== fjord ==
==> flow/design.v (excerpt) <==
module AHB_Mul(  
    input HCLK,
    input HRESETn,
    input [31:0]M_AHB_0_haddr,
    input [2:0]M_AHB_0_hburst,
    input M_AHB_0_hmastlock,
    input [3:0]M_AHB_0_hprot,
    output reg [31:0]M_AHB_0_hrdata,
    output M_AHB_0_hready,
    output M_AHB_0_hresp,
    input [2:0]M_AHB_0_hsize,
    input [1:0]M_AHB_0_htrans,
    input [31:0]M_AHB_0_hwdata,
    input M_AHB_0_hwrite,
    output[3:0] led 
    );
Size: ~300 flip-flops, about 120 I/O pins, about 28000 sq um of cells after synthesis.
==> flow/config.mk <==
export PLATFORM = sky130hd
export DESIGN_NAME = AHB_Mul
export DESIGN_NICKNAME = AHB_Mul
export VERILOG_FILES = /design/flow/design.v
export SDC_FILE = /design/flow/constraint.sdc
export NUM_CORES = 4
export LEC_CHECK = 0
export CAP_MARGIN = 20
export CORE_MARGIN = 2
export CORE_UTILIZATION = 28
export GPL_ROUTABILITY_DRIVEN = 1
export HOLD_SLACK_MARGIN = 0.02
export PLACE_DENSITY_LB_ADDON = 0.21
export SETUP_SLACK_MARGIN = 1.97
export SLEW_MARGIN = 20
==> flow/constraint.sdc <==
create_clock -name core_clock -period 11.8 [get_ports {HCLK}]
set_input_delay 2.3600 -clock core_clock [delete_from_list [all_inputs] [get_ports {HCLK}]]
set_output_delay 2.3600 -clock core_clock [all_outputs]
set_load 0.01 [all_outputs]
run.sh (not shown) runs the stock make flow with config.mk's settings and CLKGATE_MAP_FILE=.
fjord went all the way through the flow, and no timing, DRC or antenna check failed.
### fjord -> juniper
# fjord
export LEC_CHECK = 0
export CAP_MARGIN = 20
export CORE_MARGIN = 2
export CORE_UTILIZATION = 28
export GPL_ROUTABILITY_DRIVEN = 1
export HOLD_SLACK_MARGIN = 0.02
export PLACE_DENSITY_LB_ADDON = 0.21
export SETUP_SLACK_MARGIN = 1.97
export SLEW_MARGIN = 20
create_clock -name core_clock -period 11.8 [get_ports {HCLK}]
# juniper
export LEC_CHECK = 0
export ABC_AREA = 1
export CAP_MARGIN = 20
export CORE_MARGIN = 2
export CORE_UTILIZATION = 72
export CTS_CLUSTER_DIAMETER = 240
export CTS_CLUSTER_SIZE = 72
export MAX_ROUTING_LAYER = met4
export PLACE_DENSITY_LB_ADDON = 0.2
export SETUP_SLACK_MARGIN = 0.82
export SLEW_MARGIN = 20
create_clock -name core_clock -period 6.83 [get_ports {HCLK}]
### Flow results
fjord has a higher placement-stage worst setup slack than juniper. Diff fjord -> juniper | die outline width | decrease of about 36%. juniper vs fjord, fraction of synthesized cell area in xor and xnor cells went down by 1.6 points. Placed instance area grows by a few percent when moving from fjord to juniper. juniper vs fjord: post-detailed-placement half-perimeter wirelength up. Per the comparison of juniper with fjord, synthesized cell count shows an increase of about 16%, mean instance size in the synthesized netlist dropped 0.92 sq um. Comparing juniper and fjord, the lower post-synthesis sequential area ratio was measured on juniper. The log for juniper ends in global routing (5_1_grt) with error GRT-0232, so the run never completed. Total die size improves in juniper relative to fjord.
Modified inputs, indigo compared to juniper
# juniper
export LEC_CHECK = 0
export ABC_AREA = 1
export CAP_MARGIN = 20
export CORE_MARGIN = 2
export CORE_UTILIZATION = 72
export CTS_CLUSTER_DIAMETER = 240
export CTS_CLUSTER_SIZE = 72
export MAX_ROUTING_LAYER = met4
export PLACE_DENSITY_LB_ADDON = 0.2
export SETUP_SLACK_MARGIN = 0.82
export SLEW_MARGIN = 20
create_clock -name core_clock -period 6.83 [get_ports {HCLK}]
# indigo
export LEC_CHECK = 0
export ABC_AREA = 1
export CAP_MARGIN = 20
export CORE_MARGIN = 2
export CORE_UTILIZATION = 72
export CTS_CLUSTER_DIAMETER = 228
export CTS_CLUSTER_SIZE = 14
export GPL_TIMING_DRIVEN = 1
export MAX_ROUTING_LAYER = met4
export PLACE_DENSITY_LB_ADDON = 0.08
export SETUP_SLACK_MARGIN = -0.19
export SLEW_MARGIN = 20
export TNS_END_PERCENT = 60
create_clock -name core_clock -period 6.32 [get_ports {HCLK}]
==> results <==
Delta (indigo minus juniper): final weighted congestion in routability-driven placement moved up; total clock buffers created by CTS moved up; number of setup buffers added after CTS moved down. indigo finished every stage; the final checks, however, were not passed, the failures being negative setup slack.
What raven does differently from indigo at the input level:
# indigo
export LEC_CHECK = 0
export ABC_AREA = 1
export CAP_MARGIN = 20
export CORE_MARGIN = 2
export CORE_UTILIZATION = 72
export CTS_CLUSTER_DIAMETER = 228
export CTS_CLUSTER_SIZE = 14
export GPL_TIMING_DRIVEN = 1
export MAX_ROUTING_LAYER = met4
export PLACE_DENSITY_LB_ADDON = 0.08
export SETUP_SLACK_MARGIN = -0.19
export SLEW_MARGIN = 20
export TNS_END_PERCENT = 60
create_clock -name core_clock -period 6.32 [get_ports {HCLK}]
# raven
export LEC_CHECK = 0
export ABC_AREA = 1
export CAP_MARGIN = 20
export CORE_MARGIN = 2
export CORE_UTILIZATION = 72
export CTS_CLUSTER_DIAMETER = 173
export CTS_CLUSTER_SIZE = 15
export GPL_TIMING_DRIVEN = 1
export MAX_ROUTING_LAYER = met4
export PLACE_DENSITY_LB_ADDON = 0.02
export SETUP_SLACK_MARGIN = 0.67
export SLEW_MARGIN = 20
export TNS_END_PERCENT = 60
create_clock -name core_clock -period 4.01 [get_ports {HCLK}]
Notes after the runs:
- raven never completed; the flow aborted with a tool error in global routing (5_1_grt).
- Row number of clock buffers inserted by TritonCTS: raven lower / indigo higher
- indigo → raven: post-CTS setup repair buffer count rose by 14; placement-stage cell area rose by about 1.3%; weighted congestion reported at the end of routability-driven placement rose by 2.7%.
- indigo -> raven: number of instances in the placed design increased slightly
- As far as area after synthesis goes, indigo and raven are indistinguishable; the numbers are identical.
> inputs changed (raven -> delta)
# raven
export LEC_CHECK = 0
export ABC_AREA = 1
export CAP_MARGIN = 20
export CORE_MARGIN = 2
export CORE_UTILIZATION = 72
export CTS_CLUSTER_DIAMETER = 173
export CTS_CLUSTER_SIZE = 15
export GPL_TIMING_DRIVEN = 1
export MAX_ROUTING_LAYER = met4
export PLACE_DENSITY_LB_ADDON = 0.02
export SETUP_SLACK_MARGIN = 0.67
export SLEW_MARGIN = 20
export TNS_END_PERCENT = 60
create_clock -name core_clock -period 4.01 [get_ports {HCLK}]
# delta
export LEC_CHECK = 0
export ABC_AREA = 1
export CAP_MARGIN = 20
export CORE_MARGIN = 2
export CORE_UTILIZATION = 71
export CTS_CLUSTER_SIZE = 73
export PLACE_DENSITY_LB_ADDON = 0.27
export SLEW_MARGIN = 20
export TNS_END_PERCENT = 5
create_clock -name core_clock -period 5.15 [get_ports {HCLK}]
Notes after the runs:
- From raven to delta the numbers moved as follows: floorplan utilization lost 1.5 points; synthesized cell count neither gained nor lost much; die size picked up an extra 1.4%; setup slack after placement picked up an extra 0.96 ns; maximum count of clock buffers along a single path neither gained nor lost much.
- Overall die height: delta vs raven up 0.69%
- Between delta and raven, the placed cell count figures differ only marginally.
- In delta the implementation completed, yet the final layout does not meet the checks, the culprit being negative setup slack.
- Measured against raven, the number of buffers inserted during clock tree synthesis of delta comes out at 1.13 times the reference value.

========
run A:
Starting RTL as in the previous note.
==> flow/config.mk <==
export PLATFORM = sky130hd
export DESIGN_NAME = AHB_Mul
export DESIGN_NICKNAME = AHB_Mul
export VERILOG_FILES = /design/flow/design.v
export SDC_FILE = /design/flow/constraint.sdc
export NUM_CORES = 4
export LEC_CHECK = 0
export ABC_AREA = 1
export CAP_MARGIN = 20
export CORE_MARGIN = 2
export CORE_UTILIZATION = 71
export CTS_CLUSTER_SIZE = 15
export PLACE_DENSITY_LB_ADDON = 0.27
export SLEW_MARGIN = 20
==> flow/constraint.sdc <==
create_clock -name core_clock -period 6.78 [get_ports {HCLK}]
set_input_delay 1.3560 -clock core_clock [delete_from_list [all_inputs] [get_ports {HCLK}]]
set_output_delay 1.3560 -clock core_clock [all_outputs]
set_load 0.01 [all_outputs]
From the logs: run A reached the end of the flow and failed the layout checks with negative setup slack.
For run B, these inputs were changed with respect to run A:
- setting HOLD_SLACK_MARGIN to 0.29 for the first time
- changing CORE_UTILIZATION from 71 to 72
- setting MAX_ROUTING_LAYER to met4 for the first time
- setting GPL_TIMING_DRIVEN to 1 for the first time
- setting TNS_END_PERCENT to 60 for the first time
- setting SETUP_SLACK_MARGIN to 0.67 for the first time
- changing CTS_CLUSTER_SIZE from 15 to 71
- changing PLACE_DENSITY_LB_ADDON from 0.27 to 0.02
- setting CTS_CLUSTER_DIAMETER to 173 for the first time
- changing the clock period (ns, I/O delays scaled along) from 6.78 to 2.69
--- outcome ---
Final checks on run A, whose flow otherwise completed, came back failing, citing negative setup slack. Run B did not run to completion, as it errored out during global routing (5_1_grt). Between run B and run A, number of instances in the placed design is higher for run B, run A comes in under that. The initial core utilization in run B sits 1.5 points above the value recorded for run A. Against run A, run B reports a number of buffers added by the clock tree synthesis step that is lower.
The following lists how run C was set up differently from run B:
- removing HOLD_SLACK_MARGIN (formerly 0.29)
- removing MAX_ROUTING_LAYER (formerly met4)
- removing TNS_END_PERCENT (formerly 60)
- removing GPL_TIMING_DRIVEN (formerly 1)
- changing CTS_CLUSTER_SIZE from 71 to 15
- removing SETUP_SLACK_MARGIN (formerly 0.67)
- changing PLACE_DENSITY_LB_ADDON from 0.02 to 0.27
- changing CTS_CLUSTER_DIAMETER from 173 to 331
- changing the clock period (ns, I/O delays scaled along) from 2.69 to 6.26
==> results <==
Diff run B..run C | xor and xnor area share after synthesis | unchanged
Per the comparison of run C with run B, boundary pin count neither gained nor lost much; share of flip-flops with an asynchronous set or reset after synthesis saw little to no change; cell count after placement went down about 1.6%.
Diff run B..run C | compound-gate portion of the synthesized area | unchanged
Comparing run C and run B, the lower detailed-placement wirelength estimate is on run C.
Run C ran in full, but the layout does not pass; the checks complain about negative setup slack.
What run D does differently from run C at the input level:
- ABC_AREA removed (was 1)
- PLACE_DENSITY newly set to 0.36
- PLACE_DENSITY_LB_ADDON removed (was 0.27)
- CTS_CLUSTER_DIAMETER changed from 331 to 395
- CTS_CLUSTER_SIZE removed (was 15)
- SETUP_SLACK_MARGIN newly set to -0.49
- the clock period (ns, I/O delays scaled along) changed from 6.26 to 8.09
### Flow results
- In the tables for run C and run D, global-route wire length before repair reads lower with run D.
- In run D the implementation ran to completion but is not tape-out ready, as the final checks report negative setup slack.
- Run D vs run C — final routed wirelength across all metal layers dropped by more than 10%
- Clock latency at the later pin of the worst-skew pair ended up 0.02 ns higher on run D than on run C.
- Taking run C as the reference, in run D global-route usage lower; synthesized cell count lower; setup slack higher; fraction of the mapped netlist area in compound gates lower; number of violations reported at the end of detailed-routing iteration 0 lower.
- Min number of core rows across run C and run D: run D
- Yosys-reported design area after synthesis, run D vs run C: down by a few percent
- The final reports for run D and run C show clock-pin slew of the registers on the worst-case setup and hold paths lower in the former.
